==> run a <==
==> flow/design.v <==
`timescale 1ns / 1ps
module AProject2(led,lednext,switch,switchnext,btn, clk, rst, a, b, c, d, e, f, g, an
    );
input [3:0] btn; 
input [4:0] switch;
input [2:0] switchnext;
input clk; 
input rst;                                   
output a, b, c, d, e, f, g;  
output [3:0] an; 
output [4:0] led;
output [2:0] lednext;
reg a, b, c, d, e, f, g;  
reg [3:0] an;
reg slow_clock;
integer i;
integer count;
integer led_count;
integer guess;
integer guess_count;
integer guess_count2;
integer guess_count3;
reg countPL1;
reg countPL2;
reg countPL2values;
reg tempcount;
reg equaltemp;
reg freeze;
reg switchnextcount;
reg [4:0] led;
reg [2:0] lednext;
reg [4:0] dig;
reg [5:0] button0;
reg [5:0] button1;
reg [5:0] button2;
reg [5:0] button3;
reg [5:0] player1_0;
reg [5:0] player1_1;
reg [5:0] player1_2;
reg [5:0] player1_3;
reg [5:0] player2_0;
reg [5:0] player2_1;
reg [5:0] player2_2;
reg [5:0] player2_3;
reg [19:0] player1_full;
reg [19:0] player2_full;
wire slow_tick = (count > 900) && (slow_clock == 1'b0);
always @(posedge clk) 
begin
	if (rst)
	begin
		count<=0;
		slow_clock<=0;
	end
	else if (count > 900)
	begin
		count<=1;
		slow_clock<=~slow_clock;
	end
	else
		count<=count+1;
end
always @(posedge clk) 
if (rst)
begin
	a=0; b=0; c=0; d=0; e=0; f=0; g=0;
	an=0; led=0; lednext=0; dig=0;
	led_count=0;
	guess=0; guess_count=0; guess_count2=0; guess_count3=0;
	countPL1=0; countPL2=0; countPL2values=0;
	tempcount=0; equaltemp=0; freeze=0; switchnextcount=0;
	button0=0; button1=0; button2=0; button3=0;
	player1_0=0; player1_1=0; player1_2=0; player1_3=0;
	player2_0=0; player2_1=0; player2_2=0; player2_3=0;
	player1_full=0; player2_full=0;
end
else if (slow_tick)
begin
	if(freeze==0)
	begin
		led=switch;
		lednext=switchnext;
	end
	if (switch[4] == 0)                                 
	begin
		an=4'b 1111;
		button0=5'b00000;							
		button1=5'b10001;							
		button2=5'b00001;							
		button3=5'b00100;	
		countPL1=0;
		countPL2=0;
		countPL2values=0;
		tempcount=0;
		equaltemp=0;
		freeze=0;
		guess=0;
		guess_count=0;
		guess_count2=0;
		guess_count3=0;			
		player1_0=0;
		player1_1=0;
		player1_2=0;
		player1_3=0;
		player2_0=0;
		player2_1=0;
		player2_2=0;
		player2_3=0;
		player1_full=0;
		player2_full=0;			
	end
   else
		if(freeze==1)
		begin
			if (led_count > 5000) 
			begin 
				led_count=0;
				led=~led; 
				lednext=~lednext;
			end 
			led_count = led_count+1; 
		end
		if(switchnext[2]==1)								 
		begin
			if(switchnextcount==0)
			begin
				button0=player2_0;
				button1=player2_1;
				button2=player2_2;
				button3=player2_3;
				switchnextcount=1;
			end	
		end
		else
		begin
		switchnextcount=0;
		end
	 	if(switchnext[1]==0)									 
		begin
			if(countPL1==0)
			begin
				button0=5'b00000;
				button1=5'b10001;
				button2=5'b00001;
				button3=5'b00100;	
				countPL1=1;
				countPL2=0;
			end
		end
      begin 
			case (an)
				4'b 1110: an=4'b 1101;	
				4'b 1101: an=4'b 1011;  
				4'b 1011: an=4'b 0111;
				4'b 0111: an=4'b 1110;
				4'b 1111:an=4'b 0111;				
				default: an=1111; 
			endcase
			case (an)
				4'b 0111:  
				begin
					if(btn == 4'b0001)
					begin
						if(freeze==0)
						begin
							button0=switch;
							dig=button0;  
						end			
					end
					else
					begin
						dig=button0;
					end
				end
				4'b 1011: 
				begin
					if(btn == 4'b0010)
					begin
						if(freeze==0)
						begin								
							button1=switch;
							dig=button1;
						end
					end
					else
					begin
						dig=button1;
					end
				end	 
				4'b 1101: 
				begin
					if(btn == 4'b0100)
					begin
						if(freeze==0)
						begin								
							button2=switch;
							dig=button2;
						end
					end
					else
					begin
						dig=button2;
					end
				end
				4'b1110:  
				begin
					if(btn == 4'b1000)
					begin
						if(freeze==0)
						begin
							button3=switch;
							dig=button3;
						end
					end
					else
					begin
						dig=button3;
					end	
				end
			endcase
			if(switchnext[1]==1)														 
			begin
				if(countPL2==0)
				begin
					player1_0=button0;						     					 
					player1_1=button1;
					player1_2=button2;
					player1_3=button3;
					player1_full[4:0]=player1_0;
					player1_full[9:5]=player1_1;
					player1_full[14:10]=player1_2;
					player1_full[19:15]=player1_3;
					button0=5'b00000;
					button1=5'b10010;
					button2=5'b00001;
					button3=5'b00100;	
					countPL1=0;
					countPL2=1;
				end
				if(switchnext[0]==1)													 
				begin
					if(countPL2values==0)
					begin					
						player2_0=button0;						     					 
						player2_1=button1;
						player2_2=button2;
						player2_3=button3;
						player2_full[4:0]=player2_0;
						player2_full[9:5]=player2_1;
						player2_full[14:10]=player2_2;
						player2_full[19:15]=player2_3;								
						countPL2values=1;
					end
				end
				if(switchnext[0]==0)													 
				begin
					if(countPL2values==1)
					begin
						if(player2_full < player1_full)     					 
						begin
							button0=5'b 00000;
							button1=5'b 00011;
							button2=5'b 00001;
							button3=5'b 10010;
							guess=guess+1;
							countPL2values=0;
						end
						if(player2_full > player1_full)      					 
						begin
							button0=5'b 00000;
							button1=5'b 00101;
							button2=5'b 00010;
							button3=5'b 10010;
							guess=guess+1;
							countPL2values=0;
						end
						if(player2_full == player1_full)
						begin
							if(equaltemp==0)
							begin
								guess=guess+1;
								equaltemp=1;
							end
							if(guess>=1000 && guess<10000)
							begin
								guess=guess-1000;
								guess_count3=guess_count3+1;
							end												
							if(guess>=100 && guess<1000)
							begin
								guess=guess-100;
								guess_count2=guess_count2+1;
							end
							if(guess>=10 && guess<100)
							begin
								guess=guess-10;
								guess_count=guess_count+1;													
							end
							if(guess<10)
							begin
								if(tempcount==0)
								begin
									guess=guess+16;
									guess_count=guess_count+16;
									guess_count2=guess_count2+16;
									guess_count3=guess_count3+16;														
									tempcount=1;
								end
								button0=guess;
								button1=guess_count;
								button2=guess_count2;
								button3=guess_count3;
								led=0;
								lednext=0;
								countPL2values=0;
								freeze=1;
							end
						end											
					end
				end
			end
		end
		case (dig) 
		  5'b11111:  begin   
							a=0; b=1; c=1; d=1; e=0; f=0; g=0;  
						 end
		  5'b11110:  begin    
							a=0; b=1; c=1; d=0; e=0; f=0; g=0;  
						 end
		  5'b11101:  begin   
							a=1; b=0; c=0; d=0; e=0; f=1; g=0;  
						 end
		  5'b11100:  begin    
							a=0; b=1; c=1; d=0; e=0; f=0; g=1;  
						 end
		  5'b11011:  begin    
							a=1; b=1; c=0; d=0; e=0; f=0; g=0;  
						 end
		  5'b11010:  begin    
							a=0; b=0; c=0; d=1; e=0; f=0; g=0;  
						 end
		  5'b11001:  begin    
							a=0; b=0; c=0; d=1; e=1; f=0; g=0;  
						 end
		  5'b11000:  begin    
							a=0; b=0; c=0; d=0; e=0; f=0; g=0;  
						 end
		  5'b10111:  begin   
							a=0; b=0; c=0; d=1; e=1; f=1; g=1;  
						 end
		  5'b10110:  begin    
							a=0; b=1; c=0; d=0; e=0; f=0; g=0;  
						 end	
		  5'b10101:  begin    
							a=0; b=1; c=0; d=0; e=1; f=0; g=0;  
						 end
		  5'b10100:  begin    
							a=1; b=0; c=0; d=1; e=1; f=0; g=0;  
						 end
		  5'b10011:  begin    
							a=0; b=0; c=0; d=0; e=1; f=1; g=0;  
						 end 
		  5'b10010:  begin     
							a=0; b=0; c=1; d=0; e=0; f=1; g=0;    
						 end 
		  5'b10001:  begin     
							a=1; b=0; c=0; d=1; e=1; f=1; g=1;  
						 end 
		  5'b10000:  begin    
							a=0; b=0; c=0; d=0; e=0; f=0; g=1;  
						 end 
		  5'b00001:  begin    
							a=1; b=1; c=1; d=0; e=0; f=0; g=1;     
						 end
		  5'b00010:  begin    
							a=1; b=0; c=0; d=1; e=0; f=0; g=0;     
						 end	
		  5'b00011:  begin    
							a=1; b=1; c=0; d=0; e=0; f=1; g=0;     
						 end			 
		  5'b00100:  begin    
							a=0; b=0; c=1; d=1; e=0; f=0; g=0;     
						 end
		  5'b00101:  begin    
							a=1; b=1; c=1; d=1; e=0; f=1; g=1;     
						 end
		  5'b00110:  begin    
							a=1; b=0; c=0; d=0; e=0; f=0; g=1;     
						 end
		  5'b00111:  begin    
							a=0; b=1; c=0; d=0; e=1; f=0; g=1;     
						 end
		  5'b01000:  begin    
							a=1; b=0; c=0; d=0; e=1; f=0; g=0;     
						 end					 
		  5'b00000:  begin    
							a=1; b=1; c=1; d=1; e=1; f=1; g=1;      
						 end 	
		  default:  begin    
							a=1; b=1; c=1; d=1; e=1; f=1; g=1;  
						end 
		endcase 
	end
endmodule
==> flow/run.sh <==
#!/bin/bash
# the make line also repeats each setting of config.mk as NAME=value (left out here)
make -C /OpenROAD-flow-scripts/flow DESIGN_CONFIG=/design/flow/config.mk WORK_HOME=/design/flow/orfs CLKGATE_MAP_FILE= finish
==> flow/config.mk <==
export PLATFORM = sky130hd
export DESIGN_NAME = AProject2
export DESIGN_NICKNAME = AProject2
export VERILOG_FILES = /design/flow/design.v
export SDC_FILE = /design/flow/constraint.sdc
export NUM_CORES = 4
export LEC_CHECK = 0
export ABC_AREA = 1
export CAP_MARGIN = 20
export CORE_MARGIN = 2
export CORE_UTILIZATION = 72
export CTS_CLUSTER_SIZE = 73
export MAX_ROUTING_LAYER = met4
export PLACE_DENSITY = 0.35
export SLEW_MARGIN = 20
==> flow/constraint.sdc <==
create_clock -name core_clock -period 12.5 [get_ports {clk}]
set_input_delay 2.5000 -clock core_clock [delete_from_list [all_inputs] [get_ports {clk}]]
set_output_delay 2.5000 -clock core_clock [all_outputs]
set_load 0.01 [all_outputs]
==> inputs of run b, as changes to run a <==
==> flow/config.mk (replaced) <==
export PLATFORM = sky130hd
export DESIGN_NAME = AProject2
export DESIGN_NICKNAME = AProject2
export VERILOG_FILES = /design/flow/design.v
export SDC_FILE = /design/flow/constraint.sdc
export NUM_CORES = 4
export LEC_CHECK = 0
export CAP_MARGIN = 20
export CORE_MARGIN = 2
export CORE_UTILIZATION = 58
export SETUP_SLACK_MARGIN = -0.92
export SLEW_MARGIN = 20
==> flow/constraint.sdc (replaced) <==
create_clock -name core_clock -period 12.0 [get_ports {clk}]
set_input_delay 2.4000 -clock core_clock [delete_from_list [all_inputs] [get_ports {clk}]]
set_output_delay 2.4000 -clock core_clock [all_outputs]
set_load 0.01 [all_outputs]
==> inputs of run c, as changes to run a <==
==> flow/config.mk (replaced) <==
export PLATFORM = sky130hd
export DESIGN_NAME = AProject2
export DESIGN_NICKNAME = AProject2
export VERILOG_FILES = /design/flow/design.v
export SDC_FILE = /design/flow/constraint.sdc
export NUM_CORES = 4
export LEC_CHECK = 0
export CAP_MARGIN = 20
export CORE_MARGIN = 2
export CORE_UTILIZATION = 58
export SETUP_SLACK_MARGIN = 3.2
export SLEW_MARGIN = 20
==> flow/constraint.sdc (replaced) <==
create_clock -name core_clock -period 12.0 [get_ports {clk}]
set_input_delay 2.4000 -clock core_clock [delete_from_list [all_inputs] [get_ports {clk}]]
set_output_delay 2.4000 -clock core_clock [all_outputs]
set_load 0.01 [all_outputs]
==> metrics.log <==
[report] extracting results
INFO  metric checkFailReasons = negative setup slack
INFO  metric die_area = 0.0332 mm²
INFO  metric logic_gates = around 2.2k
INFO  metric uppermost_layer_routed = met5
INFO  metric leakagePower = around 9.8 nW
INFO  metric hold_wc_startpoint = player2_full[1]$_SDFFE_PP0P_
INFO  metric synthDominantCellAreaShare = 0.242
INFO  metric crit_path_frequent_cell = buf_4
INFO  metric grt_util_all_layers = 0.451
INFO  metric setup-violations-final = around 61
INFO  metric post-dp-hpwl = ~57 mm
INFO  metric first_global_vias = 22.6k
INFO  metric final_period_demand_of_the_worst_path = between 10 and 15 ns
INFO  metric cp.depth = around 52
INFO  metric tritoncts = built
INFO  metric power_combinational = around 190 µW
INFO  metric layout_setup_ws = -1.19 ns
INFO  metric worst_ir_drop_vdd = 0.112 mV
INFO  metric status = complete, but fails checks
-- figures above: run b

==> metrics.log <==
[report] extracting results
INFO  metric yosys.area_share.xor_xnor = 0.0991
INFO  metric post-dp-hpwl = 58.4 mm
INFO  metric stop_stage = global routing (5_1_grt)
INFO  metric die_area = 0.0332 mm²
INFO  metric status = did not finish
INFO  metric error_that_halted_the_flow = [ERROR GRT-0232] Routing congestion too high. Check the congestion heatmap in the GUI.
INFO  metric cts_buffer_depth = 3
INFO  metric yosysChipArea = 0.0184 mm²
INFO  metric synthDominantCellAreaShare = 0.242
INFO  metric io_buffer_count = 32
INFO  metric post_synth_ao_oa_area_fraction = 0.231
-- figures above: run c

==> metrics.log <==
[report] extracting results
INFO  metric status = timing/DRC/antenna clean
INFO  metric first_global_vias = between 20k and 30k
INFO  metric layout_setup_ws = roughly 0.34 ns
INFO  metric crit_path_frequent_cell = nand2_1
INFO  metric grt_util_all_layers = 0.508
INFO  metric leakagePower = 10.5 nW
INFO  metric synthDominantCellAreaShare = 0.203
INFO  metric uppermost_layer_routed = met4
INFO  metric clock_latency = 0.57 ns
INFO  metric final_period_demand_of_the_worst_path = about 12 ns
INFO  metric post-dp-hpwl = about 57 mm
INFO  metric cp.depth = around 69
INFO  metric die_area = ~0.032 mm²
INFO  metric hold_wc_startpoint = b$_SDFFE_PP0P_
INFO  metric power_combinational = roughly 640 µW
INFO  metric tritoncts = built
-- figures above: run a

No activity file was given, so power comes from the tool's default toggle rates.
